==> run C: inputs <==
==> flow/design.v <==
`timescale 1ns / 1ps
module chacha20_quarter#(parameter N = 32)(
    input wire [N-1:0] a,
    input wire [N-1:0] b,
    input wire [N-1:0] c,
    input wire [N-1:0] d,
    output wire [N-1:0] a_out,
    output wire [N-1:0] b_out,
    output wire [N-1:0] c_out,
    output wire [N-1:0] d_out
);
function [N-1:0] rotate_left;
    input [N-1:0] value;
    input integer amount;
    begin
        rotate_left = (value << amount) | (value >> (32 - amount));
    end
endfunction
wire [N-1:0] a1, b1, c1, d1;
wire [N-1:0] a2, b2, c2, d2;
assign a1 = a + b;
assign d1 = rotate_left(d ^ a1, 16);
assign c1 = c + d1;
assign b1 = rotate_left(b ^ c1, 12);
assign a2 = a1 + b1;
assign d2 = rotate_left(d1 ^ a2, 8);
assign c2 = c1 + d2;
assign b2 = rotate_left(b1 ^ c2, 7);
assign a_out = a2;
assign b_out = b2;
assign c_out = c2;
assign d_out = d2;
endmodule
`timescale 1ns / 1ps
module multiple_rounds#(parameter N = 32, parameter M= 20)(
  input clk, input rst,
  input wire [N-1:0] a,
  input wire [N-1:0] b,
  input wire [N-1:0] c,
  input wire [N-1:0] d,
  output wire [N-1:0] a_out,
  output wire [N-1:0] b_out,
  output wire [N-1:0] c_out,
  output wire [N-1:0] d_out,
  output reg ready);
  reg [N-1:0] a_hold_0;
  reg [N-1:0] b_hold_0;
  reg [N-1:0] c_hold_0;
  reg [N-1:0] d_hold_0;
  wire [N-1:0] a_next_0;
  wire [N-1:0] b_next_0;
  wire [N-1:0] c_next_0;
  wire [N-1:0] d_next_0;
  reg [N-1:0] a_hold_1;
  reg [N-1:0] b_hold_1;
  reg [N-1:0] c_hold_1;
  reg [N-1:0] d_hold_1;
  wire [N-1:0] a_next_1;
  wire [N-1:0] b_next_1;
  wire [N-1:0] c_next_1;
  wire [N-1:0] d_next_1;
  reg [N-1:0] a_hold_2;
  reg [N-1:0] b_hold_2;
  reg [N-1:0] c_hold_2;
  reg [N-1:0] d_hold_2;
  wire [N-1:0] a_next_2;
  wire [N-1:0] b_next_2;
  wire [N-1:0] c_next_2;
  wire [N-1:0] d_next_2;
  reg [N-1:0] a_hold_3;
  reg [N-1:0] b_hold_3;
  reg [N-1:0] c_hold_3;
  reg [N-1:0] d_hold_3;
  wire [N-1:0] a_next_3;
  wire [N-1:0] b_next_3;
  wire [N-1:0] c_next_3;
  wire [N-1:0] d_next_3;
  reg [N-1:0] a_hold_4;
  reg [N-1:0] b_hold_4;
  reg [N-1:0] c_hold_4;
  reg [N-1:0] d_hold_4;
  wire [N-1:0] a_next_4;
  wire [N-1:0] b_next_4;
  wire [N-1:0] c_next_4;
  wire [N-1:0] d_next_4;
  reg [N-1:0] a_hold_5;
  reg [N-1:0] b_hold_5;
  reg [N-1:0] c_hold_5;
  reg [N-1:0] d_hold_5;
  wire [N-1:0] a_next_5;
  wire [N-1:0] b_next_5;
  wire [N-1:0] c_next_5;
  wire [N-1:0] d_next_5;
  reg [N-1:0] a_hold_6;
  reg [N-1:0] b_hold_6;
  reg [N-1:0] c_hold_6;
  reg [N-1:0] d_hold_6;
  wire [N-1:0] a_next_6;
  wire [N-1:0] b_next_6;
  wire [N-1:0] c_next_6;
  wire [N-1:0] d_next_6;
  reg [N-1:0] a_hold_7;
  reg [N-1:0] b_hold_7;
  reg [N-1:0] c_hold_7;
  reg [N-1:0] d_hold_7;
  wire [N-1:0] a_next_7;
  wire [N-1:0] b_next_7;
  wire [N-1:0] c_next_7;
  wire [N-1:0] d_next_7;
  reg [N-1:0] a_hold_8;
  reg [N-1:0] b_hold_8;
  reg [N-1:0] c_hold_8;
  reg [N-1:0] d_hold_8;
  wire [N-1:0] a_next_8;
  wire [N-1:0] b_next_8;
  wire [N-1:0] c_next_8;
  wire [N-1:0] d_next_8;
  reg [N-1:0] a_hold_9;
  reg [N-1:0] b_hold_9;
  reg [N-1:0] c_hold_9;
  reg [N-1:0] d_hold_9;
  wire [N-1:0] a_next_9;
  wire [N-1:0] b_next_9;
  wire [N-1:0] c_next_9;
  wire [N-1:0] d_next_9;
  reg [N-1:0] a_hold_10;
  reg [N-1:0] b_hold_10;
  reg [N-1:0] c_hold_10;
  reg [N-1:0] d_hold_10;
  reg [4:0] count;
  reg [4:0] count_next;
  chacha20_quarter rounds_dut0(.a(a_hold_0),.b(b_hold_0),
                              .c(c_hold_0),.d(d_hold_0),
                              .a_out(a_next_0),.b_out(b_next_0),
                              .c_out(c_next_0),.d_out(d_next_0));
  chacha20_quarter rounds_dut1(.a(a_hold_1),.b(b_hold_1),
                              .c(c_hold_1),.d(d_hold_1),
                              .a_out(a_next_1),.b_out(b_next_1),
                              .c_out(c_next_1),.d_out(d_next_1));
  chacha20_quarter rounds_dut2(.a(a_hold_2),.b(b_hold_2),
                              .c(c_hold_2),.d(d_hold_2),
                              .a_out(a_next_2),.b_out(b_next_2),
                              .c_out(c_next_2),.d_out(d_next_2));
  chacha20_quarter rounds_dut3(.a(a_hold_3),.b(b_hold_3),
                              .c(c_hold_3),.d(d_hold_3),
                              .a_out(a_next_3),.b_out(b_next_3),
                              .c_out(c_next_3),.d_out(d_next_3));
  chacha20_quarter rounds_dut4(.a(a_hold_4),.b(b_hold_4),
                              .c(c_hold_4),.d(d_hold_4),
                              .a_out(a_next_4),.b_out(b_next_4),
                              .c_out(c_next_4),.d_out(d_next_4));
  chacha20_quarter rounds_dut5(.a(a_hold_5),.b(b_hold_5),
                              .c(c_hold_5),.d(d_hold_5),
                              .a_out(a_next_5),.b_out(b_next_5),
                              .c_out(c_next_5),.d_out(d_next_5)); 
  chacha20_quarter rounds_dut6(.a(a_hold_6),.b(b_hold_6),
                              .c(c_hold_6),.d(d_hold_6),
                              .a_out(a_next_6),.b_out(b_next_6),
                              .c_out(c_next_6),.d_out(d_next_6));   
  chacha20_quarter rounds_dut7(.a(a_hold_7),.b(b_hold_7),
                              .c(c_hold_7),.d(d_hold_7),
                              .a_out(a_next_7),.b_out(b_next_7),
                              .c_out(c_next_7),.d_out(d_next_7)); 
  chacha20_quarter rounds_dut8(.a(a_hold_8),.b(b_hold_8),
                              .c(c_hold_8),.d(d_hold_8),
                              .a_out(a_next_8),.b_out(b_next_8),
                              .c_out(c_next_8),.d_out(d_next_8));
  chacha20_quarter rounds_dut9(.a(a_hold_9),.b(b_hold_9),
                              .c(c_hold_9),.d(d_hold_9),
                              .a_out(a_next_9),.b_out(b_next_9),
                              .c_out(c_next_9),.d_out(d_next_9));                                                     
  always@(posedge clk or negedge rst)begin
    if(~rst)begin
      a_hold_0 <= 'b0;
      b_hold_0 <= 'b0;
      c_hold_0 <= 'b0;
      d_hold_0 <= 'b0;
    end
    else begin
      a_hold_0 <= a;
      b_hold_0 <= b;
      c_hold_0 <= c;
      d_hold_0 <= d;
    end
  end
  always@(posedge clk or negedge rst)begin
    if(~rst)begin
      a_hold_1 <= 'b0;
      b_hold_1 <= 'b0;
      c_hold_1 <= 'b0;
      d_hold_1 <= 'b0;
    end
    else begin
      a_hold_1 <= a_next_0;
      b_hold_1 <= b_next_0;
      c_hold_1 <= c_next_0;
      d_hold_1 <= d_next_0;
    end
  end
  always@(posedge clk or negedge rst)begin
    if(~rst)begin
      a_hold_2 <= 'b0;
      b_hold_2 <= 'b0;
      c_hold_2 <= 'b0;
      d_hold_2 <= 'b0;
    end
    else begin
      a_hold_2 <= a_next_1;
      b_hold_2 <= b_next_1;
      c_hold_2 <= c_next_1;
      d_hold_2 <= d_next_1;
    end
  end
  always@(posedge clk or negedge rst)begin
    if(~rst)begin
      a_hold_3 <= 'b0;
      b_hold_3 <= 'b0;
      c_hold_3 <= 'b0;
      d_hold_3 <= 'b0;
    end
    else begin
      a_hold_3 <= a_next_2;
      b_hold_3 <= b_next_2;
      c_hold_3 <= c_next_2;
      d_hold_3 <= d_next_2;
    end
  end
  always@(posedge clk or negedge rst)begin
    if(~rst)begin
      a_hold_4 <= 'b0;
      b_hold_4 <= 'b0;
      c_hold_4 <= 'b0;
      d_hold_4 <= 'b0;
    end
    else begin
      a_hold_4 <= a_next_3;
      b_hold_4 <= b_next_3;
      c_hold_4 <= c_next_3;
      d_hold_4 <= d_next_3;
    end
  end
  always@(posedge clk or negedge rst)begin
    if(~rst)begin
      a_hold_5 <= 'b0;
      b_hold_5 <= 'b0;
      c_hold_5 <= 'b0;
      d_hold_5 <= 'b0;
    end
    else begin
      a_hold_5 <= a_next_4;
      b_hold_5 <= b_next_4;
      c_hold_5 <= c_next_4;
      d_hold_5 <= d_next_4;
    end
  end 
  always@(posedge clk or negedge rst)begin
    if(~rst)begin
      a_hold_6 <= 'b0;
      b_hold_6 <= 'b0;
      c_hold_6 <= 'b0;
      d_hold_6 <= 'b0;
    end
    else begin
      a_hold_6 <= a_next_5;
      b_hold_6 <= b_next_5;
      c_hold_6 <= c_next_5;
      d_hold_6 <= d_next_5;
    end
  end 
  always@(posedge clk or negedge rst)begin
    if(~rst)begin
      a_hold_7 <= 'b0;
      b_hold_7 <= 'b0;
      c_hold_7 <= 'b0;
      d_hold_7 <= 'b0;
    end
    else begin
      a_hold_7 <= a_next_6;
      b_hold_7 <= b_next_6;
      c_hold_7 <= c_next_6;
      d_hold_7 <= d_next_6;
    end
  end 
  always@(posedge clk or negedge rst)begin
    if(~rst)begin
      a_hold_8 <= 'b0;
      b_hold_8 <= 'b0;
      c_hold_8 <= 'b0;
      d_hold_8 <= 'b0;
    end
    else begin
      a_hold_8 <= a_next_7;
      b_hold_8 <= b_next_7;
      c_hold_8 <= c_next_7;
      d_hold_8 <= d_next_7;
    end
  end
  always@(posedge clk or negedge rst)begin
    if(~rst)begin
      a_hold_9 <= 'b0;
      b_hold_9 <= 'b0;
      c_hold_9 <= 'b0;
      d_hold_9 <= 'b0;
    end
    else begin
      a_hold_9 <= a_next_8;
      b_hold_9 <= b_next_8;
      c_hold_9 <= c_next_8;
      d_hold_9 <= d_next_8;
    end
  end
  always@(posedge clk or negedge rst)begin
    if(~rst)begin
      a_hold_10 <= 'b0;
      b_hold_10 <= 'b0;
      c_hold_10 <= 'b0;
      d_hold_10 <= 'b0;
      ready <= 'b0;
    end
    else begin
      a_hold_10 <= a_next_9;
      b_hold_10 <= b_next_9;
      c_hold_10 <= c_next_9;
      d_hold_10 <= d_next_9;
      ready <= 1'b1;
    end
  end
  assign a_out = a_hold_10;
  assign b_out = b_hold_10;
  assign c_out = c_hold_10;
  assign d_out = d_hold_10;
endmodule
==> flow/run.sh <==
#!/bin/bash
# the make line also repeats each setting of config.mk as NAME=value (left out here)
make -C /OpenROAD-flow-scripts/flow DESIGN_CONFIG=/design/flow/config.mk WORK_HOME=/design/flow/orfs CLKGATE_MAP_FILE= finish
==> flow/config.mk <==
export PLATFORM = sky130hd
export DESIGN_NAME = multiple_rounds
export DESIGN_NICKNAME = multiple_rounds
export VERILOG_FILES = /design/flow/design.v
export SDC_FILE = /design/flow/constraint.sdc
export NUM_CORES = 4
export LEC_CHECK = 0
export CAP_MARGIN = 25
export CELL_PAD_IN_SITES_DETAIL_PLACEMENT = 0
export CELL_PAD_IN_SITES_GLOBAL_PLACEMENT = 2
export CORE_ASPECT_RATIO = 0.92
export CORE_MARGIN = 8
export CORE_UTILIZATION = 54
export CTS_CLUSTER_DIAMETER = 39
export CTS_CLUSTER_SIZE = 96
export GPL_TIMING_DRIVEN = 0
export MAX_ROUTING_LAYER = met5
export PLACE_DENSITY_LB_ADDON = 0.15
export SLEW_MARGIN = 20
export TNS_END_PERCENT = 40
==> flow/constraint.sdc <==
create_clock -name core_clock -period 20.5 [get_ports {clk}]
set_input_delay 4.1000 -clock core_clock [delete_from_list [all_inputs] [get_ports {clk}]]
set_output_delay 4.1000 -clock core_clock [all_outputs]
set_load 0.01 [all_outputs]
==> run R (differences from run C) <==
CELL_PAD_IN_SITES_GLOBAL_PLACEMENT = default   (was 2)
CORE_ASPECT_RATIO = 1.18   (was 0.92)
CORE_MARGIN = 2   (was 8)
CORE_UTILIZATION = 58   (was 54)
CTS_CLUSTER_DIAMETER = default   (was 39)
CTS_CLUSTER_SIZE = default   (was 96)
GPL_TIMING_DRIVEN = 1   (was 0)
HOLD_SLACK_MARGIN = 0.29   (was default)
PLACE_DENSITY_LB_ADDON = default   (was 0.15)
SETUP_SLACK_MARGIN = 1.94   (was default)
TNS_END_PERCENT = default   (was 40)
==> flow/constraint.sdc (replaced) <==
create_clock -name core_clock -period 12.0 [get_ports {clk}]
set_input_delay 2.4000 -clock core_clock [delete_from_list [all_inputs] [get_ports {clk}]]
set_output_delay 2.4000 -clock core_clock [all_outputs]
set_load 0.01 [all_outputs]
==> run Y (differences from run C) <==
CAP_MARGIN = 20   (was 25)
CELL_PAD_IN_SITES_DETAIL_PLACEMENT = default   (was 0)
CELL_PAD_IN_SITES_GLOBAL_PLACEMENT = default   (was 2)
CORE_ASPECT_RATIO = default   (was 0.92)
CORE_MARGIN = 2   (was 8)
CORE_UTILIZATION = 70   (was 54)
CTS_CLUSTER_DIAMETER = default   (was 39)
CTS_CLUSTER_SIZE = default   (was 96)
GPL_TIMING_DRIVEN = default   (was 0)
MAX_ROUTING_LAYER = met4   (was met5)
PLACE_DENSITY_LB_ADDON = default   (was 0.15)
TNS_END_PERCENT = default   (was 40)
==> flow/constraint.sdc (replaced) <==
create_clock -name core_clock -period 11.1 [get_ports {clk}]
set_input_delay 2.2200 -clock core_clock [delete_from_list [all_inputs] [get_ports {clk}]]
set_output_delay 2.2200 -clock core_clock [all_outputs]
set_load 0.01 [all_outputs]
==> metrics.cfg <==
[clock_network]
cts_made_buffers=218

[worst_hold_path]
hold_depth=2

[route]
drt-met1-wl_um=179000

[floorplan]
die_h_um=440

[finish]
comb_share=0.575
regArea_um2=35300

[outcome]
outcome=finished clean

[flow_run]
maxCapViolations=0

That was run C.
==> metrics.cfg <==
[route]
drt-met1-wl_um=161000

[finish]
regArea_um2=35300

[clock_network]
cts_made_buffers=147

[flow_run]
maxCapViolations=0

[outcome]
outcome=finished clean

That was run R.
==> metrics.cfg <==
[outcome]
outcome=did not finish
haltStage=global routing
first-error=[ERROR GRT-0116] Global routing finished with congestion. Check the congestion regions in the DRC Viewer.

[synthesis]
synthArstFlopShare=1.00
yosys-top-cells-count=1504 x xor2_1, 1409 x dfrtp_1, 1266 x ha_1, 966 x a21oi_1, 878 x xnor2_1
postSynthSeqShare=0.335

[clock_network]
cts_made_buffers=151

[place]
gp_congestion=1.22
io_buffer_count=258

[floorplan]
die_h_um=392

That was run Y.
